run 1:
==> flow/design.v (excerpt) <==
module microP(
    input clk,
    input reset,
    output [7:0] imem_addr,
    input [16:0] imem_data,
    output [7:0] dmem_addr,
    output [7:0] dmem_wdata,
    output dmem_we,
    input [7:0] dmem_rdata,
    input [7:0] data_in,
    output out_we,
    output [7:0] data_out_col,
    output [7:0] data_out_addr
    );
clock: 5.23 ns
lec_check: 0
abc_area: 0
cap_margin: 25
cell_pad_in_sites_global_placement: 1
core_margin: 7
core_utilization: 30
cts_cluster_diameter: 346
cts_cluster_size: 88
max_routing_layer: met4
min_routing_layer: met1
place_density: 0.59
slew_margin: 15
tns_end_percent: 20
run.sh (not shown) runs the stock make flow with config.mk's settings and CLKGATE_MAP_FILE=.
Relative to run 1, the following input files were edited for run 2:
Settings: CORE_UTILIZATION: 30 -> 70; TNS_END_PERCENT: 20 -> 80; CTS_CLUSTER_SIZE: 88 -> 33; CORE_MARGIN: 7 -> 2; CELL_PAD_IN_SITES_GLOBAL_PLACEMENT: 1 -> 0; CTS_CLUSTER_DIAMETER: 346 -> unset; the clock period (ns, I/O delays scaled along): 5.23 -> 3.7.
==> comparison <==
What ended run 2 was a tool error in global routing (5_1_grt); the run never finished.
Any difference in number of hold-repair buffers added at the cts stage between run 1 and run 2 is small enough to ignore.
Against run 1, run 2 reports a cell count after placement that is lower.
As far as top-level port count is concerned, run 2 and run 1 perform about the same.
Of run 2 and run 1, the run reporting the lower starting utilization of the core area was run 1.
Diff run 2..run 1 | net count entering floorplan | unchanged
In the tables for run 2 and run 1, height of the chip reads lower with run 2.
Going from run 1 to run 2, placed standard-cell area grows by 2.8%.
Run 2: setup slack at placement 0.40 ns below run 1
Count of cell types in the netlist: run 2 vs run 1 — no meaningful difference
Re area inside the core boundary: run 1 was higher than run 2.
Here is what was changed in the inputs of run 3 compared with run 2.
Settings: HOLD_SLACK_MARGIN now 0.29, previously not set; CORE_UTILIZATION now 72, was 70; CTS_CLUSTER_SIZE no longer set, was 33; PLACE_DENSITY_LB_ADDON now 0.0, previously not set; CAP_MARGIN now 20, was 25; SETUP_SLACK_MARGIN now 0.46, previously not set; PLACE_DENSITY no longer set, was 0.59; the clock period (ns, I/O delays scaled along) now 1.78, was 3.7.
## What came out
- Comparing run 3 against run 2, there is no change at all in fraction of registers with async set/reset.
- Of run 3 and run 2, the lower post-DP HPWL belongs to run 2.
- Run 3 got as far as clock tree synthesis (4_1_cts), where a tool error ended the run.
- Count of standard-cell rows essentially unchanged between run 2 and run 3.
For run 4, these inputs were changed with respect to run 3:
Settings: clearing MAX_ROUTING_LAYER, which used to be met4; clearing SETUP_SLACK_MARGIN, which used to be 0.46; clearing MIN_ROUTING_LAYER, which used to be met1; swapping 72 for 66 in CORE_UTILIZATION; clearing CELL_PAD_IN_SITES_GLOBAL_PLACEMENT, which used to be 0; swapping 15 for 20 in SLEW_MARGIN; clearing PLACE_DENSITY_LB_ADDON, which used to be 0.0; clearing HOLD_SLACK_MARGIN, which used to be 0.29; clearing TNS_END_PERCENT, which used to be 80; clearing ABC_AREA, which used to be 0; swapping 1.78 for 3.63 in the clock period (ns, I/O delays scaled along).
[summary]
Run 4 finished all stages; layout check result: FAIL, due to negative setup slack.
[diff] core box area, run 4 relative to run 3: regression
Number of primary I/O pins essentially unchanged between run 4 and run 3.
Diff run 4..run 3 | multiplexer share of the synthesized area | unchanged
Delta (run 4 minus run 3): placed wire-length estimate after detailed placement fell about 18%; total die size now sits higher.
#### Input delta (run 5 over run 4)
Settings: CORE_UTILIZATION changed from 66 to 58; PLACE_DENSITY newly set to 0.6; ABC_AREA newly set to 1; the clock period (ns, I/O delays scaled along) changed from 3.63 to 2.83.
==> comparison <==
STATUS run=run 5 STAGES=ALL_DONE FINAL_CHECKS=FAILED CAUSE=negative setup slack. Comparing run 5 and run 4, the lower number of nets in the synthesized netlist is on run 4. Compared with run 4, run 5 shows core box area higher by about 15%. In run 5 relative to run 4, total power divided by cell area had gone up by more than half. Compared with run 4, combinational power in run 5 increased by more than 100%. Run 5 has routed wire length below what run 4 had.
What run 6 does differently from run 5 at the input level:
Settings: CTS_CLUSTER_SIZE newly set to 100; CTS_CLUSTER_DIAMETER newly set to 374; CORE_UTILIZATION changed from 58 to 62.
Findings:
Complete run, failing final checks: run 6, reason negative setup slack.
After detailed routing, run 5 needs less wire than run 6.
Run 5 leaves more setup margin than run 6.
The die size number comes out lower for run 6 vs run 5.
Of run 5 and run 6, the higher critical path depth belongs to run 5.
Run 6 reports its launch point of the worst path as REGFILE.memblk[4][1] while run 5 reports BUS_B[0].
Of the two candidates, run 5 has the worse setup clock skew after layout and run 6 the better one.
Where final area is concerned, run 5 is outperformed by run 6.
Compared with run 5, in run 6 buffering overhead went down by 1.7 points, global-route usage went up by 3.6 points.

* * *

Starting RTL as in the previous note.
Settings: LEC_CHECK=0, ABC_AREA=0, CAP_MARGIN=25, CELL_PAD_IN_SITES_DETAIL_PLACEMENT=0, CELL_PAD_IN_SITES_GLOBAL_PLACEMENT=1, CORE_MARGIN=3, CORE_UTILIZATION=38, CTS_CLUSTER_DIAMETER=350, GPL_ROUTABILITY_DRIVEN=1, HOLD_SLACK_MARGIN=0.05, MAX_ROUTING_LAYER=met5, MIN_ROUTING_LAYER=met1, SLEW_MARGIN=15, TNS_END_PERCENT=80; clock period 5.82 ns.
Change:
CAP_MARGIN = 20   (was 25)
CELL_PAD_IN_SITES_DETAIL_PLACEMENT = not set   (was 0)
CELL_PAD_IN_SITES_GLOBAL_PLACEMENT = 0   (was 1)
CORE_MARGIN = 2   (was 3)
CORE_UTILIZATION = 72   (was 38)
CTS_CLUSTER_DIAMETER = not set   (was 350)
GPL_ROUTABILITY_DRIVEN = not set   (was 1)
HOLD_SLACK_MARGIN = not set   (was 0.05)
MAX_ROUTING_LAYER = met4   (was met5)
PLACE_DENSITY_LB_ADDON = 0.0   (was not set)
SETUP_SLACK_MARGIN = 0.55   (was not set)
clock period = 1.86 ns   (was 5.82 ns; I/O delays follow)
=> This time the run never finished: it broke off in clock tree synthesis on DPL-0038. Synthesized cell count does not change. Die size drops by about 50%. Synthesized area does not change.
Change:
CAP_MARGIN = 25   (was 20)
CORE_UTILIZATION = 64   (was 72)
PLACE_DENSITY = 0.59   (was not set)
PLACE_DENSITY_LB_ADDON = not set   (was 0.0)
SETUP_SLACK_MARGIN = not set   (was 0.55)
clock period = 3.44 ns   (was 1.86 ns; I/O delays follow)
What happened: This time the run ended with an error in global routing. Synthesized cell count does not change. Area after synthesis is unchanged. Die size is higher by 12%.

* * *

Setup of job 101:
Starting RTL as in the previous note.
Design microP, start of the top module:
module microP(
    input clk,
    input reset,
    output [7:0] imem_addr,
    input [16:0] imem_data,
    output [7:0] dmem_addr,
    output [7:0] dmem_wdata,
    output dmem_we,
    input [7:0] dmem_rdata,
    input [7:0] data_in,
    output out_we,
    output [7:0] data_out_col,
    output [7:0] data_out_addr
    );
Settings: LEC_CHECK=0, ABC_AREA=0, CAP_MARGIN=20, CELL_PAD_IN_SITES_DETAIL_PLACEMENT=2, CORE_ASPECT_RATIO=1.52, CORE_MARGIN=9, CORE_UTILIZATION=40, CTS_CLUSTER_DIAMETER=23, CTS_CLUSTER_SIZE=35, GPL_ROUTABILITY_DRIVEN=0, MAX_ROUTING_LAYER=met4, PLACE_DENSITY=0.6, SETUP_SLACK_MARGIN=0.35, SLEW_MARGIN=5, TNS_END_PERCENT=45; clock period 3.36 ns.
Stage in which a tool error killed job 101: global routing (5_1_grt).
Inputs modified between job 101 and job 102:
==> flow/config.mk <==
export PLATFORM = sky130hd
export DESIGN_NAME = microP
export DESIGN_NICKNAME = microP
export VERILOG_FILES = /design/flow/design.v
export SDC_FILE = /design/flow/constraint.sdc
export NUM_CORES = 4
export LEC_CHECK = 0
export CAP_MARGIN = 20
export CORE_MARGIN = 2
export CORE_UTILIZATION = 65
export CTS_CLUSTER_SIZE = 32
export PLACE_DENSITY = 0.6
export SLEW_MARGIN = 20
==> flow/constraint.sdc <==
create_clock -name core_clock -period 3.35 [get_ports {clk}]
set_input_delay 0.6700 -clock core_clock [delete_from_list [all_inputs] [get_ports {clk}]]
set_output_delay 0.6700 -clock core_clock [all_outputs]
set_load 0.01 [all_outputs]
==> comparison <==
Comparing number of placed instances, taps included for job 102 and job 101, the smaller number came from job 102.
No final results exist for job 102, since it was stopped by error GRT-0232 during global routing (5_1_grt).
Per the comparison of job 102 with job 101, starting density of the core climbed 25 points, buffer depth of the longest clock path barely changed, die area dropped 48%, core footprint dropped about 40%, worst slack at placement climbed 0.33 ns.
Compared job 101 against job 102; simple-gate share of the synthesized area within noise.
[inputs] job 103 vs job 102
diff --git a/flow/config.mk b/flow/config.mk
--- a/flow/config.mk
+++ b/flow/config.mk
@@ -8,6 +8,6 @@
 export CAP_MARGIN = 20
 export CORE_MARGIN = 2
-export CORE_UTILIZATION = 65
+export CORE_UTILIZATION = 70
 export CTS_CLUSTER_SIZE = 32
-export PLACE_DENSITY = 0.6
+export PLACE_DENSITY = 0.77
 export SLEW_MARGIN = 20
==> flow/constraint.sdc <==
create_clock -name core_clock -period 3.63 [get_ports {clk}]
set_input_delay 0.7260 -clock core_clock [delete_from_list [all_inputs] [get_ports {clk}]]
set_output_delay 0.7260 -clock core_clock [all_outputs]
set_load 0.01 [all_outputs]
## What came out
Area of the core ended up 7.8% lower on job 103 than on job 102. For job 103, the flow was terminated by a tool error in global routing (5_1_grt) and produced no final design. Final weighted congestion in routability-driven placement in job 103 is 1.4% above job 102. Job 102 has higher chip area than job 103. In job 103, the cell area after placement came out about 2.6% below the value in job 102.
diff inputs: job 103 => job 104
diff --git a/flow/config.mk b/flow/config.mk
--- a/flow/config.mk
+++ b/flow/config.mk
@@ -8,6 +8,6 @@
 export CAP_MARGIN = 20
 export CORE_MARGIN = 2
-export CORE_UTILIZATION = 70
-export CTS_CLUSTER_SIZE = 32
-export PLACE_DENSITY = 0.77
+export CORE_UTILIZATION = 68
+export CTS_CLUSTER_DIAMETER = 79
+export CTS_CLUSTER_SIZE = 36
 export SLEW_MARGIN = 20
As far as tally of buffers added on design ports goes, job 103 and job 104 are indistinguishable; the numbers are identical. [job 104 vs job 103] die size: higher in job 104. Stage in which a tool error killed job 104: global routing (5_1_grt). Sort job 104 and job 103 by die width, descending, and job 104 comes first.
Here is what was changed in the inputs of job 105 compared with job 104.
diff --git a/flow/config.mk b/flow/config.mk
--- a/flow/config.mk
+++ b/flow/config.mk
@@ -8,6 +8,5 @@
 export CAP_MARGIN = 20
 export CORE_MARGIN = 2
-export CORE_UTILIZATION = 68
-export CTS_CLUSTER_DIAMETER = 79
-export CTS_CLUSTER_SIZE = 36
+export CORE_UTILIZATION = 40
+export PLACE_DENSITY = 0.6
 export SLEW_MARGIN = 20
==> flow/constraint.sdc <==
create_clock -name core_clock -period 4.5 [get_ports {clk}]
set_input_delay 0.9000 -clock core_clock [delete_from_list [all_inputs] [get_ports {clk}]]
set_output_delay 0.9000 -clock core_clock [all_outputs]
set_load 0.01 [all_outputs]
The final layout from job 105, which completed every stage, passed the timing, DRC and antenna checks at the end of the flow. | count of buffers added by post-CTS timing repair for setup | job 104 vs job 105 | ≈ equal |. Number of instances in the placed design in job 105 vs job 104: up 88. Reported for job 104 and job 105, fraction of synthesized cell area in xor and xnor cells turned out identical to the last digit. Per the comparison of job 105 with job 104, die size went up by about 70%; half-perimeter wire length after detailed placement decreased about 9%; total of buffers placed on input and output ports barely changed. Changes observed in job 105 relative to job 104: total core area now sits higher; minimum setup slack after placement now sits higher; share of the core filled by cells before placement now sits lower.

* * *

## build 63
Starting RTL as in the previous note.
export LEC_CHECK = 0
export ABC_AREA = 1
export CAP_MARGIN = 20
export CORE_MARGIN = 2
export CORE_UTILIZATION = 72
export CTS_CLUSTER_DIAMETER = 379
export CTS_CLUSTER_SIZE = 72
export GPL_ROUTABILITY_DRIVEN = 0
export HOLD_SLACK_MARGIN = 0.29
export PLACE_DENSITY_LB_ADDON = 0.01
export SETUP_SLACK_MARGIN = 0.29
export SLEW_MARGIN = 40
create_clock -name core_clock -period 2.01 [get_ports {clk}]
Run status, build 63: aborted in clock tree synthesis, error DPL-0038
Here is what was changed in the inputs of build 87 compared with build 63.
==> flow/config.mk <==
export PLATFORM = sky130hd
export DESIGN_NAME = microP
export DESIGN_NICKNAME = microP
export VERILOG_FILES = /design/flow/design.v
export SDC_FILE = /design/flow/constraint.sdc
export NUM_CORES = 4
export LEC_CHECK = 0
export CAP_MARGIN = 20
export CORE_MARGIN = 2
export CORE_UTILIZATION = 40
export PLACE_DENSITY = 0.6
export SLEW_MARGIN = 20
==> flow/constraint.sdc <==
create_clock -name core_clock -period 5.0 [get_ports {clk}]
set_input_delay 1.0000 -clock core_clock [delete_from_list [all_inputs] [get_ports {clk}]]
set_output_delay 1.0000 -clock core_clock [all_outputs]
set_load 0.01 [all_outputs]
Results
Re sequential cell area fraction in the yosys report: build 63 and build 87 aren't equal, and the lower value belongs to build 63.
Looking at the reports, build 87 completed the entire flow and the layout it produced met the timing, DRC and antenna checks.
Build 87 against build 63; overall die height is up by more than a quarter.
[diff] die size, build 87 relative to build 63: regression
Build 63 has higher count of mapped cells out of synthesis than build 87.
The following lists how build 68 was set up differently from build 87:
diff --git a/flow/config.mk b/flow/config.mk
--- a/flow/config.mk
+++ b/flow/config.mk
@@ -8,5 +8,9 @@
 export CAP_MARGIN = 20
-export CORE_MARGIN = 2
-export CORE_UTILIZATION = 40
-export PLACE_DENSITY = 0.6
+export CORE_MARGIN = 8
+export CORE_UTILIZATION = 53
+export CTS_CLUSTER_DIAMETER = 376
+export CTS_CLUSTER_SIZE = 30
+export HOLD_SLACK_MARGIN = -0.06
+export PLACE_DENSITY = 0.37
+export SETUP_SLACK_MARGIN = -0.46
 export SLEW_MARGIN = 20
==> comparison <==
Of build 87 and build 68, build 87 shows the higher synthesis-to-finish area growth, with build 68 below it.
Cell-internal power: build 68 vs build 87 up about 0.4%
NOTE sum of internal, switching and leakage power build 87->build 68 decreased by a few percent
Comparing build 87 and build 68, the higher wire length of the first global-routing pass was measured on build 68.
From build 87 to build 68 the numbers moved as follows: average size of a mapped cell held, endpoint required time on the critical path grew by 0.04 ns.
Comparing build 87 with build 68, the fraction of the mapped netlist area in compound gates came out essentially unchanged.
Diff build 87 -> build 68 | post-place setup slack | increase of 0.030 ns
Compared build 87 against build 68; layout buffering overhead excluding clock cells within noise.
The clock-buffer cell count of build 68 is higher than that of build 87.
> inputs changed (build 68 -> build 31)
==> flow/config.mk <==
export PLATFORM = sky130hd
export DESIGN_NAME = microP
export DESIGN_NICKNAME = microP
export VERILOG_FILES = /design/flow/design.v
export SDC_FILE = /design/flow/constraint.sdc
export NUM_CORES = 4
export LEC_CHECK = 0
export CAP_MARGIN = 20
export CORE_ASPECT_RATIO = 1.05
export CORE_MARGIN = 2
export CORE_UTILIZATION = 59
export SLEW_MARGIN = 20
## What came out
- Of build 31 and build 68, the run reporting the lower internal power was build 68.
- Routed wire in build 31 totals less than in build 68.
- Build 68 → build 31: number of post-CTS setup repair buffers held; final non-filler cell total decreased 24; setup slack of the critical path after layout down 0.023 ns; die width -about 15%.
- Build 31 vs build 68: global-route met3 utilization up
- On global-route wire length before repair, build 31 does better than build 68.
- Compared build 68 against build 31; data required time at the worst endpoint within noise.
- Layout overhead on the synthesized area in build 31 is 0.62 points above build 68.
Power and IR drop assume default switching activity.
